run 1:
## cpu
module cpu (
    input  clk,
    input  rst_n,
    input  [31:0] instr,
    input  [31:0] ram_data2,
    input  [10:0] start_pc,
    input  [3:0]  reg_addr,   
    output logic         waiting,
    output logic         ram_w_en1,
    output logic         ram_w_en2,
    output logic [10:0]  ram_addr2,
    output logic [31:0]  ram_in2,
    output logic [31:0]  status_out,
    output logic [31:0]  datapath_out,
    output logic [10:0]  pc_out,
    output logic [31:0]  reg_output
);
Size in the first run: roughly 230 I/O pins, about 48,000 sq um of cells after synthesis.
clock: 6.75 ns
lec_check: 0
cap_margin: 20
core_margin: 2
core_utilization: 57
setup_slack_margin: 1.63
slew_margin: 20
run.sh (not shown) runs the stock make flow with config.mk's settings and CLKGATE_MAP_FILE=.
To summarise run 1: no stage aborted, but the layout did not pass its checks, failing on negative setup slack.
[inputs] run 2 vs run 1
-- flow/config.mk --
<<< run 1, line 8
export CAP_MARGIN = 20
>>> run 2, line 8
export CAP_MARGIN = 15
<<< run 1, line 10
export CORE_UTILIZATION = 57
export SETUP_SLACK_MARGIN = 1.63
>>> run 2, line 10
export CORE_UTILIZATION = 66
export MAX_ROUTING_LAYER = met4
export SETUP_SLACK_MARGIN = 2.24
<<< run 1, line 13
>>> run 2, line 14
export TNS_END_PERCENT = 5
==> flow/constraint.sdc <==
create_clock -name core_clock -period 7.66 [get_ports {clk}]
set_input_delay 1.5320 -clock core_clock [delete_from_list [all_inputs] [get_ports {clk}]]
set_output_delay 1.5320 -clock core_clock [all_outputs]
set_load 0.01 [all_outputs]
[summary]
In the summary table, run 2 is marked failed, with error GRT-0116 raised in global routing. Compared with run 1, in run 2 die area down 12,000 sq um; number of cell rows down about 7.5%; height of the chip down 21 microns; placer's final routability congestion estimate up about 1.4%; width of the die down 7.0%. Between run 1 and run 2, instance area at placement is lower for run 2, run 1 comes in above that.
Edits applied to the flow inputs when going from run 2 to run 3:
-- flow/config.mk --
<<< run 2, line 8
export CAP_MARGIN = 15
>>> run 3, line 8
export CAP_MARGIN = 40
<<< run 2, line 10
export CORE_UTILIZATION = 66
export MAX_ROUTING_LAYER = met4
export SETUP_SLACK_MARGIN = 2.24
>>> run 3, line 10
export CORE_UTILIZATION = 43
<<< run 2, line 14
export TNS_END_PERCENT = 5
>>> run 3, line 12
==> flow/constraint.sdc <==
create_clock -name core_clock -period 11.9 [get_ports {clk}]
set_input_delay 2.3800 -clock core_clock [delete_from_list [all_inputs] [get_ports {clk}]]
set_output_delay 2.3800 -clock core_clock [all_outputs]
set_load 0.01 [all_outputs]
### Flow results
No stage failed in run 3, and the final checks on the layout all came back clean.
Post-synth area from yosys stat: run 2 vs run 3 — no meaningful difference
Run 3 and run 2 ended up with nearly the same area share of and-or/or-and cells after synthesis.
Measured against each other, run 3 and run 2 differ in level count of the clock H-tree, the higher figure coming from run 3.
The number of placed instances, taps included in run 3 sits about 1.6% below the value recorded for run 2.
Going from run 2 to run 3, floorplan row count grows by about 24%.
Row post-cts resize count: run 3 lower / run 2 higher
On share of synthesized area spent on multiplexers, run 3 and run 2 are basically level.
The run showing the greater count of buffers added by post-CTS timing repair for setup is run 2.
Run 3 against run 2: die area now larger, number of hold buffers added after cts comparable.

* * *

## lane 1
Starting RTL as in the previous note.
==> flow/config.mk <==
export PLATFORM = sky130hd
export DESIGN_NAME = cpu
export DESIGN_NICKNAME = cpu
export VERILOG_FILES = /design/flow/design.v
export SDC_FILE = /design/flow/constraint.sdc
export NUM_CORES = 4
export LEC_CHECK = 0
export CAP_MARGIN = 20
export CORE_MARGIN = 2
export CORE_UTILIZATION = 60
export CTS_CLUSTER_DIAMETER = 27
export MAX_ROUTING_LAYER = met4
export SETUP_SLACK_MARGIN = 1.63
export SLEW_MARGIN = 20
==> flow/constraint.sdc <==
create_clock -name core_clock -period 6.75 [get_ports {clk}]
set_input_delay 1.3500 -clock core_clock [delete_from_list [all_inputs] [get_ports {clk}]]
set_output_delay 1.3500 -clock core_clock [all_outputs]
set_load 0.01 [all_outputs]
Lane 1 is listed as incomplete: the tool reported an error in 5_1_grt and the run ended there.
Relative to lane 1, the following input files were edited for lane 2:
Settings: removing CTS_CLUSTER_DIAMETER (formerly 27); changing SETUP_SLACK_MARGIN from 1.63 to 1.77; changing CORE_UTILIZATION from 60 to 40; removing MAX_ROUTING_LAYER (formerly met4); setting PLACE_DENSITY_LB_ADDON to 0.26 for the first time; changing SLEW_MARGIN from 20 to 0; changing the clock period (ns, I/O delays scaled along) from 6.75 to 12.0.
--- outcome ---
Every run in lane 2 and lane 1 closed cleanly, with the single exception of lane 1. Lane 1: aborted in 5_1_grt (tool error). Of lane 2 and lane 1, it is lane 2 that has the higher vertical die dimension. Chip width grows by more than 10% when moving from lane 1 to lane 2. The higher number of buffers inserted to repair setup after CTS of lane 2 and lane 1 is in lane 1. Routability congestion estimate from global placement, lane 2 and lane 1: lower on lane 2. Compared with lane 1, lane 2 shows a number of CTS-inserted buffers that is 69 lower. Between lane 2 and lane 1, the total placed cells including tap cells is higher for lane 1. In the flow results for lane 2 and lane 1, the setup slack after placement is smaller on lane 1. | fraction of the core area occupied by cells at floorplan | lane 2 vs lane 1 | 21 points lower |. For die area, dividing the value from lane 1 by the value from lane 2 gives 0.67. Taking lane 1 as the reference, in lane 2 number of levels the H-tree was split into moved down, number of placement rows now sits higher.

* * *

Starting RTL as in the previous note.
==> flow/config.mk <==
export PLATFORM = sky130hd
export DESIGN_NAME = cpu
export DESIGN_NICKNAME = cpu
export VERILOG_FILES = /design/flow/design.v
export SDC_FILE = /design/flow/constraint.sdc
export NUM_CORES = 4
export LEC_CHECK = 0
export CAP_MARGIN = 15
export CORE_MARGIN = 2
export CORE_UTILIZATION = 68
export CTS_CLUSTER_SIZE = 36
export GPL_ROUTABILITY_DRIVEN = 1
export MAX_ROUTING_LAYER = met4
export PLACE_DENSITY = 0.64
export SLEW_MARGIN = 20
export TNS_END_PERCENT = 10
==> flow/constraint.sdc <==
create_clock -name core_clock -period 8.28 [get_ports {clk}]
set_input_delay 1.6560 -clock core_clock [delete_from_list [all_inputs] [get_ports {clk}]]
set_output_delay 1.6560 -clock core_clock [all_outputs]
set_load 0.01 [all_outputs]
The baseline did not get past global routing (5_1_grt) with GRT-0232.
Edit:
- CTS_CLUSTER_DIAMETER: default -> 362
- CTS_CLUSTER_SIZE: 36 -> 61
- GPL_ROUTABILITY_DRIVEN: 1 -> default
- PLACE_DENSITY: 0.64 -> default
- SETUP_SLACK_MARGIN: default -> -0.73
- TNS_END_PERCENT: 10 -> 5
- clock period: 8.28 -> 7.72 ns (I/O delays scaled with it)
What happened: The changed run ended with an error in global routing (5_1_grt) with GRT-0232; die size stays the same; synthesized cell count is unchanged; synthesized area does not change.
Edit:
- CAP_MARGIN: 15 -> 40
- CORE_UTILIZATION: 68 -> 43
- CTS_CLUSTER_DIAMETER: 362 -> default
- CTS_CLUSTER_SIZE: 61 -> default
- MAX_ROUTING_LAYER: met4 -> default
- SETUP_SLACK_MARGIN: -0.73 -> default
- TNS_END_PERCENT: 5 -> default
- clock period: 7.72 -> 6.59 ns (I/O delays scaled with it)
The new run finished but failed the layout checks on negative setup slack.
Die size came out higher by well over a third.
Synthesized cell count stays the same.
Synthesized area does not change.
Edit:
- CORE_UTILIZATION: 43 -> 72
- CTS_CLUSTER_DIAMETER: default -> 97
- CTS_CLUSTER_SIZE: default -> 33
- PLACE_DENSITY: default -> 0.65
- SETUP_SLACK_MARGIN: default -> 2.45
- clock period: 6.59 -> 8.52 ns (I/O delays scaled with it)
Effect:
- This time the run ended with an error in global routing (5_1_grt)
- synthesized area is unchanged
- die size went down by 40%
- synthesized cell count does not change

* * *

cpu again, from the RTL that the note above started with.
## cpu
module cpu (
    input  clk,
    input  rst_n,
    input  [31:0] instr,
    input  [31:0] ram_data2,
    input  [10:0] start_pc,
    input  [3:0]  reg_addr,   
    output logic         waiting,
    output logic         ram_w_en1,
    output logic         ram_w_en2,
    output logic [10:0]  ram_addr2,
    output logic [31:0]  ram_in2,
    output logic [31:0]  status_out,
    output logic [31:0]  datapath_out,
    output logic [10:0]  pc_out,
    output logic [31:0]  reg_output
);
    logic [31:0] instr_reg;
    logic [3:0]  cond;            
    logic [6:0]  opcode;          
    logic        en_status_decode;  
    logic [3:0]  rn, rd, rs, rm;  
    logic [1:0]  shift_op;        
    logic [4:0]  imm5;            
    logic [11:0] imm12;           
    logic [23:0] imm24;           
    logic        P, U, W;         
    logic [3:0] rt;
    assign rt = rd;
    logic [31:0] status_out_dp;
    logic [31:0] datapath_out_dp;
    logic [31:0] str_data_dp;
  ...
Settings: LEC_CHECK=0, CAP_MARGIN=30, CORE_MARGIN=2, CORE_UTILIZATION=57, GPL_ROUTABILITY_DRIVEN=1, MAX_ROUTING_LAYER=met5, PLACE_DENSITY=0.64, SLEW_MARGIN=20, TNS_END_PERCENT=10; clock period 5.09 ns.
The first run produced a layout that fails on negative setup slack.
Change:
CAP_MARGIN = 40   (was 30)
CORE_UTILIZATION = 65   (was 57)
GPL_ROUTABILITY_DRIVEN = not set   (was 1)
MAX_ROUTING_LAYER = met4   (was met5)
PLACE_DENSITY = not set   (was 0.64)
TNS_END_PERCENT = 5   (was 10)
clock period = 7.78 ns   (was 5.09 ns; I/O delays follow)
After rerunning: This time the run stopped in global routing; area after synthesis does not change; die area decreases by 12%; synthesized cell count stays the same.
Change:
CORE_UTILIZATION = 58   (was 65)
MAX_ROUTING_LAYER = not set   (was met4)
clock period = 9.5 ns   (was 7.78 ns; I/O delays follow)
Effect: Now the flow passed the timing, DRC and antenna checks. Area after synthesis does not change. Die area rises by about 12%. Synthesized cell count is unchanged.
Change:
CORE_UTILIZATION = 67   (was 58)
CTS_CLUSTER_DIAMETER = 356   (was not set)
CTS_CLUSTER_SIZE = 98   (was not set)
PLACE_DENSITY = 0.41   (was not set)
clock period = 6.59 ns   (was 9.5 ns; I/O delays follow)
Outcome: Now the flow aborted during global routing with GRT-0228. Synthesized cell count is unchanged. Synthesized area is unchanged. Die size falls by 13%.
Change:
CORE_UTILIZATION = 40   (was 67)
CTS_CLUSTER_DIAMETER = not set   (was 356)
CTS_CLUSTER_SIZE = not set   (was 98)
PLACE_DENSITY = not set   (was 0.41)
TNS_END_PERCENT = not set   (was 5)
clock period = 11.9 ns   (was 6.59 ns; I/O delays follow)
Effect: The new run ran to the end with no violations. Synthesized cell count is unchanged. Synthesized area does not change. Die area rises by 66%.
